==> flow/design.v (excerpt) <==
  module cfs_aligner#(
    parameter ALGN_DATA_WIDTH = 32,
    parameter FIFO_DEPTH      = 8,
    localparam int unsigned APB_ADDR_WIDTH    = 16,
    localparam int unsigned APB_DATA_WIDTH    = 32,
    localparam int unsigned ALGN_OFFSET_WIDTH = ALGN_DATA_WIDTH <= 8 ? 1 : $clog2(ALGN_DATA_WIDTH/8),
    localparam int unsigned ALGN_SIZE_WIDTH   = $clog2(ALGN_DATA_WIDTH/8)+1
  ) (
    input wire clk,
    input wire reset_n,
    input wire[APB_ADDR_WIDTH-1:0]    paddr,
    input wire                        pwrite,
    input wire                        psel,
    input wire                        penable,
    input wire[APB_DATA_WIDTH-1:0]    pwdata,
    output wire                       pready,
    output reg[APB_DATA_WIDTH-1:0]    prdata,
    output reg                        pslverr,
    input                             md_rx_valid,
    input[ALGN_DATA_WIDTH-1:0]        md_rx_data,
    input[ALGN_OFFSET_WIDTH-1:0]      md_rx_offset,
    input[ALGN_SIZE_WIDTH-1:0]        md_rx_size,
    output reg                        md_rx_ready,
    output reg                        md_rx_err,
    output reg                        md_tx_valid,
    output reg[ALGN_DATA_WIDTH-1:0]   md_tx_data,
    output reg[ALGN_OFFSET_WIDTH-1:0] md_tx_offset,
    output reg[ALGN_SIZE_WIDTH-1:0]   md_tx_size,
    input                             md_tx_ready,
    input                             md_tx_err,
    output reg                        irq
  );
For scale: ~3,500 cells after synthesis, about 750 flip-flops, ~36,000 um^2 of cells after synthesis.
Settings: LEC_CHECK=0, ABC_AREA=1, CAP_MARGIN=20, CELL_PAD_IN_SITES_DETAIL_PLACEMENT=1, CELL_PAD_IN_SITES_GLOBAL_PLACEMENT=2, CORE_ASPECT_RATIO=1.28, CORE_MARGIN=6, CORE_UTILIZATION=40, GPL_ROUTABILITY_DRIVEN=1, MAX_ROUTING_LAYER=met4, MIN_ROUTING_LAYER=met2, PLACE_DENSITY=0.4, SETUP_SLACK_MARGIN=2.5, SLEW_MARGIN=15, TNS_END_PERCENT=45; clock period 11.9 ns.
run.sh (not shown) runs the stock make flow with config.mk's settings and CLKGATE_MAP_FILE=.
The first run finished clean.
Change:
ABC_AREA = not set   (was 1)
CELL_PAD_IN_SITES_DETAIL_PLACEMENT = not set   (was 1)
CELL_PAD_IN_SITES_GLOBAL_PLACEMENT = not set   (was 2)
CORE_ASPECT_RATIO = not set   (was 1.28)
CORE_MARGIN = 2   (was 6)
GPL_ROUTABILITY_DRIVEN = not set   (was 1)
MAX_ROUTING_LAYER = not set   (was met4)
MIN_ROUTING_LAYER = not set   (was met2)
PLACE_DENSITY = not set   (was 0.4)
SETUP_SLACK_MARGIN = not set   (was 2.5)
SLEW_MARGIN = 20   (was 15)
TNS_END_PERCENT = not set   (was 45)
clock period = 10.0 ns   (was 11.9 ns; I/O delays follow)
After rerunning: The changed run finished with timing, DRC and antenna clean; count of clock-buffer cells in the layout rises by 5; cell area stays flat; global-route usage falls by 16 points; final cell count falls by 16%; register-to-register slack is worse by 2400 ps; worst setup slack is worse by 1600 ps; synthesized area falls by 1.1%.

* * *

Starting RTL as in the previous note.
clock: 11.0 ns
lec_check: 0
cap_margin: 5
cell_pad_in_sites_detail_placement: 2
core_margin: 2
core_utilization: 40
cts_cluster_diameter: 27
gpl_routability_driven: 0
hold_slack_margin: 0.11
slew_margin: 25
tns_end_percent: 45
Edit:
Settings changed: CAP_MARGIN 5 to 20, CELL_PAD_IN_SITES_DETAIL_PLACEMENT 2 to unset, CORE_UTILIZATION 40 to 11, CTS_CLUSTER_DIAMETER 27 to unset, GPL_ROUTABILITY_DRIVEN 0 to unset, HOLD_SLACK_MARGIN 0.11 to unset, SLEW_MARGIN 25 to 20, TNS_END_PERCENT 45 to unset.
Clock period 11.0 ns to 11.8 ns, I/O delays scaled along.
The changed run finished clean.
Die size climbs to 3.6 times its value.
First-iteration DRC count fell by about a fifth.
Final area barely changes.
Core utilization went down by 37 points.
Via count went down by about a fifth.
Non-clock buffer count came out higher by 1.
Hold slack is worse by 42 ps.
Final cell count grows by well over a third.
Global-route usage shrinks by 28 points.

* * *

== try-juniper ==
Starting RTL as in the previous note.
export LEC_CHECK = 0
export CAP_MARGIN = 15
export CORE_MARGIN = 2
export CORE_UTILIZATION = 72
export CTS_CLUSTER_SIZE = 40
export HOLD_SLACK_MARGIN = -0.05
export PLACE_DENSITY = 0.66
export SETUP_SLACK_MARGIN = 1.39
export SLEW_MARGIN = 20
create_clock -name core_clock -period 4.81 [get_ports {clk}]
[flow] try-juniper | stages: complete | final checks: fail | reason: negative setup slack
Input-level comparison between try-ember and try-juniper:
- SETUP_SLACK_MARGIN removed (was 1.39)
- CORE_UTILIZATION changed from 72 to 66
- HOLD_SLACK_MARGIN removed (was -0.05)
- PLACE_DENSITY removed (was 0.66)
- CAP_MARGIN changed from 15 to 20
- the clock period (ns, I/O delays scaled along) changed from 4.81 to 5.84
Notes after the runs:
- try-ember completed; timing, DRC and antenna clean
- Wire length: try-ember vs try-juniper down 26%
- try-ember against try-juniper; vias per cell is down by more than 10%.
- The top layer used by detailed routing comes out met5 in one run and met4 in the other, namely in try-juniper and try-ember respectively.
- try-ember against try-juniper: multi-input combinational area share shrank by 0.71 points; critical path data arrival time grew by 0.27 ns; effective utilization at floorplan saw a decrease.
- try-juniper has a higher layout buffering overhead excluding clock cells than try-ember.
- try-ember vs try-juniper, pre-CTS worst setup slack went up by 0.12 ns.
- Changes observed in try-ember relative to try-juniper: storage element area about even; critical path depth fell 3.
Input changes introduced in try-amber (baseline for comparison: try-ember):
- CTS_CLUSTER_SIZE removed (was 40)
- the clock period (ns, I/O delays scaled along) changed from 5.84 to 4.98
Findings:
On total number of cells along the worst setup path: try-amber sits above try-ember.
Setup slack in try-amber is smaller than in try-ember.
Wire length (lower): try-ember
As far as post-cts hold buffer count goes, try-ember and try-amber are indistinguishable; the numbers are identical.
Compared with try-ember, total number of vias in try-amber increased slightly.
in2async as the path category of the worst min-delay check was reported by try-amber, and reg2reg by try-ember.
Average wire per standard cell ends up higher on try-ember.
try-amber vs try-ember, critical path class: in2out vs reg2out
Taking try-amber over try-ember, the number of clock buffers in the layout ratio works out to 1.06.
In try-amber the implementation ran to completion but is not tape-out ready, as the final checks report negative setup slack.
#### Input delta (try-fjord over try-amber)
- CORE_UTILIZATION: 66 -> 72
- CTS_CLUSTER_SIZE: unset -> 49
- SETUP_SLACK_MARGIN: unset -> 1.14
--- outcome ---
- try-fjord finished all stages; layout check result: FAIL, due to negative setup slack.
- Summary — setup slack, try-fjord relative to try-amber: lower, by 0.066 ns.
- Non-clock buffer count, try-fjord and try-amber: larger value in try-fjord
- From try-amber to try-fjord the numbers moved as follows: final wirelength increased 31000 microns, maximum fanout along the worst path picked up an extra 2, die size now smaller, setup clock skew after layout went up by 0.0098 ns, final cell count rose by 1.3%.
- The share of the clock period used by the worst path number comes out lower for try-amber vs try-fjord.
diff inputs: try-fjord => try-delta
- CTS_CLUSTER_SIZE changed from 49 to 48
- SETUP_SLACK_MARGIN changed from 1.14 to -0.35
- the clock period (ns, I/O delays scaled along) changed from 4.98 to 4.84
Compared with try-fjord, in try-delta via count now sits lower; final design instance area without fill now sits lower; global-route track usage on met3 now sits higher. try-delta finished all stages; layout check result: FAIL, due to negative setup slack. What the final checks of try-fjord revealed, after a flow that finished every stage, was a layout that fails on negative setup slack. try-fjord → try-delta: buffering overhead down 1.1 points.

* * *

Starting RTL as in the previous note.
Settings: LEC_CHECK=0, CAP_MARGIN=35, CELL_PAD_IN_SITES_DETAIL_PLACEMENT=2, CORE_MARGIN=4, CORE_UTILIZATION=35, CTS_CLUSTER_DIAMETER=27, GPL_ROUTABILITY_DRIVEN=1, HOLD_SLACK_MARGIN=0.11, MAX_ROUTING_LAYER=met4, SLEW_MARGIN=25, TNS_END_PERCENT=45; clock period 11.0 ns.
==> next run, changes <==
- CAP_MARGIN: 35 -> 20
- CELL_PAD_IN_SITES_DETAIL_PLACEMENT: 2 -> unset
- CORE_MARGIN: 4 -> 2
- CORE_UTILIZATION: 35 -> 63
- CTS_CLUSTER_DIAMETER: 27 -> unset
- GPL_ROUTABILITY_DRIVEN: 1 -> unset
- HOLD_SLACK_MARGIN: 0.11 -> unset
- MAX_ROUTING_LAYER: met4 -> unset
- SLEW_MARGIN: 25 -> 20
- TNS_END_PERCENT: 45 -> unset
- clock period: 11.0 -> 4.98 ns (I/O delays scaled with it)
After rerunning:
- The new run finished with timing, DRC and antenna clean
- via count drops by 6.9%
- setup slack loses 1.7 ns
- design area drops by 6.4%
- die area shrinks by 45%
- synthesized area is unchanged
- critical path depth came out higher by 3

* * *

Starting RTL as in the previous note.
Settings: LEC_CHECK=0, ABC_AREA=0, CAP_MARGIN=10, CELL_PAD_IN_SITES_DETAIL_PLACEMENT=2, CORE_MARGIN=6, CORE_UTILIZATION=26, CTS_CLUSTER_DIAMETER=37, CTS_CLUSTER_SIZE=41, GPL_ROUTABILITY_DRIVEN=1, GPL_TIMING_DRIVEN=1, PLACE_DENSITY_LB_ADDON=0.1, SETUP_SLACK_MARGIN=-0.28, SLEW_MARGIN=35; clock period 8.83 ns.
The first run finished with timing, DRC and antenna clean.
Edit:
- ABC_AREA: 0 -> 1
- CAP_MARGIN: 10 -> 0
The new run passed the timing, DRC and antenna checks. Global-route usage is lower by 0.50 points. Core utilization is about the same. Clock-buffer cell count is higher by 9. Final area is higher by 0.74%. Area after synthesis is higher by 1.1%. Hold slack degrades by 0.013 ns. Via count is higher by 7.7%.

* * *

cfs_aligner again, from the RTL that the note above started with.
Design cfs_aligner, start of the top module:
  module cfs_aligner#(
    parameter ALGN_DATA_WIDTH = 32,
    parameter FIFO_DEPTH      = 8,
    localparam int unsigned APB_ADDR_WIDTH    = 16,
    localparam int unsigned APB_DATA_WIDTH    = 32,
    localparam int unsigned ALGN_OFFSET_WIDTH = ALGN_DATA_WIDTH <= 8 ? 1 : $clog2(ALGN_DATA_WIDTH/8),
    localparam int unsigned ALGN_SIZE_WIDTH   = $clog2(ALGN_DATA_WIDTH/8)+1
  ) (
    input wire clk,
    input wire reset_n,
    input wire[APB_ADDR_WIDTH-1:0]    paddr,
    input wire                        pwrite,
    input wire                        psel,
    input wire                        penable,
    input wire[APB_DATA_WIDTH-1:0]    pwdata,
    output wire                       pready,
    output reg[APB_DATA_WIDTH-1:0]    prdata,
    output reg                        pslverr,
    input                             md_rx_valid,
    input[ALGN_DATA_WIDTH-1:0]        md_rx_data,
    input[ALGN_OFFSET_WIDTH-1:0]      md_rx_offset,
    input[ALGN_SIZE_WIDTH-1:0]        md_rx_size,
    output reg                        md_rx_ready,
    output reg                        md_rx_err,
    output reg                        md_tx_valid,
    output reg[ALGN_DATA_WIDTH-1:0]   md_tx_data,
  ...
make LEC_CHECK=0 ABC_AREA=1 CAP_MARGIN=20 CORE_MARGIN=8 CORE_UTILIZATION=49 CTS_CLUSTER_SIZE=76 GPL_TIMING_DRIVEN=0 MAX_ROUTING_LAYER=met5 MIN_ROUTING_LAYER=met2 PLACE_DENSITY_LB_ADDON=0.2 SETUP_SLACK_MARGIN=1.32 SLEW_MARGIN=20 finish   # period 7.26 ns
The baseline completed with no timing, DRC or antenna violations.
Change:
Settings changed: CORE_MARGIN 8 to 2, CORE_UTILIZATION 49 to 66, CTS_CLUSTER_SIZE 76 to default, GPL_TIMING_DRIVEN 0 to default, MAX_ROUTING_LAYER met5 to default, MIN_ROUTING_LAYER met2 to default, PLACE_DENSITY_LB_ADDON 0.2 to default, SETUP_SLACK_MARGIN 1.32 to default, SLEW_MARGIN 20 to 5.
Clock period 7.26 ns to 5.68 ns, I/O delays scaled along.
Utilization grows by 18 points. Worst hold slack loses 0.041 ns. Routed wire length shrinks by roughly a tenth. Count of clock-buffer cells in the layout grows by 3. Final cell count shrinks by a little under a tenth. Design area shrinks by a few percent. Worst setup slack loses 0.99 ns.
Change:
Settings changed: ABC_AREA 1 to default, CORE_UTILIZATION 66 to 40, SLEW_MARGIN 5 to 20.
Clock period 5.68 ns to 7.39 ns, I/O delays scaled along.
The changed run finished clean.
Utilization came out lower by 29 points.
Setup slack stays flat.
Synthesized area came out lower by about 1.1%.
Hold slack gets better by 0.039 ns.
Change:
Settings changed: ABC_AREA from default to 1, CORE_UTILIZATION 40 to 72, SLEW_MARGIN 20 to 40.
Clock period 7.39 ns to 5.68 ns, I/O delays scaled along.
What happened:
- area after synthesis rises by 1.1%
- clock skew falls by 0.011 ns
- utilization rises by 36 points
- worst setup slack gets worse by 0.26 ns
- sequential cell count stays the same
- via count rises by 24%
Change:
Settings changed: ABC_AREA 1 to default, CTS_CLUSTER_SIZE from default to 40, PLACE_DENSITY from default to 0.66, SLEW_MARGIN 40 to 20.
Clock period 5.68 ns to 4.81 ns, I/O delays scaled along.
Effect:
- With this change the flow produced a layout that fails on negative setup slack
- via count rose by 1.6%
- setup slack degrades by 1.0 ns
- utilization rose by 4.7 points
- synthesized cell count fell by 21%
- final area rose by 5.0%
- flip-flop count is unchanged
- wire length rose by 16%
- non-clock buffer count rose by 207
- first-iteration DRC count rose by 27%
- clock skew rose by 0.029 ns

* * *

cfs_aligner again, from the RTL that the note above started with.
Settings: LEC_CHECK=0, CAP_MARGIN=15, CORE_MARGIN=2, CORE_UTILIZATION=72, CTS_CLUSTER_DIAMETER=52, CTS_CLUSTER_SIZE=40, HOLD_SLACK_MARGIN=-0.05, PLACE_DENSITY=0.66, SETUP_SLACK_MARGIN=1.39, SLEW_MARGIN=20; clock period 4.81 ns.
The baseline completed and failed the layout checks on negative setup slack.
==> next run, changes <==
ABC_AREA = 1   (was unset)
CAP_MARGIN = 20   (was 15)
CTS_CLUSTER_DIAMETER = unset   (was 52)
CTS_CLUSTER_SIZE = unset   (was 40)
HOLD_SLACK_MARGIN = unset   (was -0.05)
SETUP_SLACK_MARGIN = unset   (was 1.39)
SLEW_MARGIN = 5   (was 20)
clock period = 6.25 ns   (was 4.81 ns; I/O delays follow)
The new run finished but fails on negative setup slack.
Routed wire length goes down by about 14%.
Setup slack is better by 0.18 ns.
Final cell count goes up by about 14%.
Register-to-register slack is better by 0.36 ns.
Critical path depth goes up by 3.
Worst hold slack is better by 0.15 ns.
Via count goes down by 1.6%.
Core utilization goes down by 7.1 points.
==> next run, changes <==
CTS_CLUSTER_DIAMETER = 347   (was unset)
CTS_CLUSTER_SIZE = 10   (was unset)
PLACE_DENSITY = 0.89   (was 0.66)
SLEW_MARGIN = 20   (was 5)
clock period = 3.98 ns   (was 6.25 ns; I/O delays follow)
Result: The changed run aborted during 5_1_grt; die size stays the same; area after synthesis does not change; synthesized cell count does not change.
==> next run, changes <==
ABC_AREA = unset   (was 1)
CORE_UTILIZATION = 40   (was 72)
CTS_CLUSTER_DIAMETER = unset   (was 347)
CTS_CLUSTER_SIZE = unset   (was 10)
PLACE_DENSITY = unset   (was 0.89)
clock period = 8.62 ns   (was 3.98 ns; I/O delays follow)
=> This time the run completed with no timing, DRC or antenna violations. Die size goes up by 76%. Synthesized area falls by 1.1%. Synthesized cell count falls by 21%.
==> next run, changes <==
SETUP_SLACK_MARGIN = -0.71   (was unset)
What happened:
- via count is unchanged
- first-iteration DRC count stays the same
- die size stays the same
- routed wire length is unchanged
==> next run, changes <==
CTS_CLUSTER_DIAMETER = 27   (was unset)
GPL_ROUTABILITY_DRIVEN = 0   (was unset)
HOLD_SLACK_MARGIN = 0.11   (was unset)
SETUP_SLACK_MARGIN = unset   (was -0.71)
clock period = 10.0 ns   (was 8.62 ns; I/O delays follow)
Result: Die area is unchanged; global-route usage falls by 0.46 points; clock skew decreases by 0.0045 ns; register-to-register slack is better by 1.5 ns.
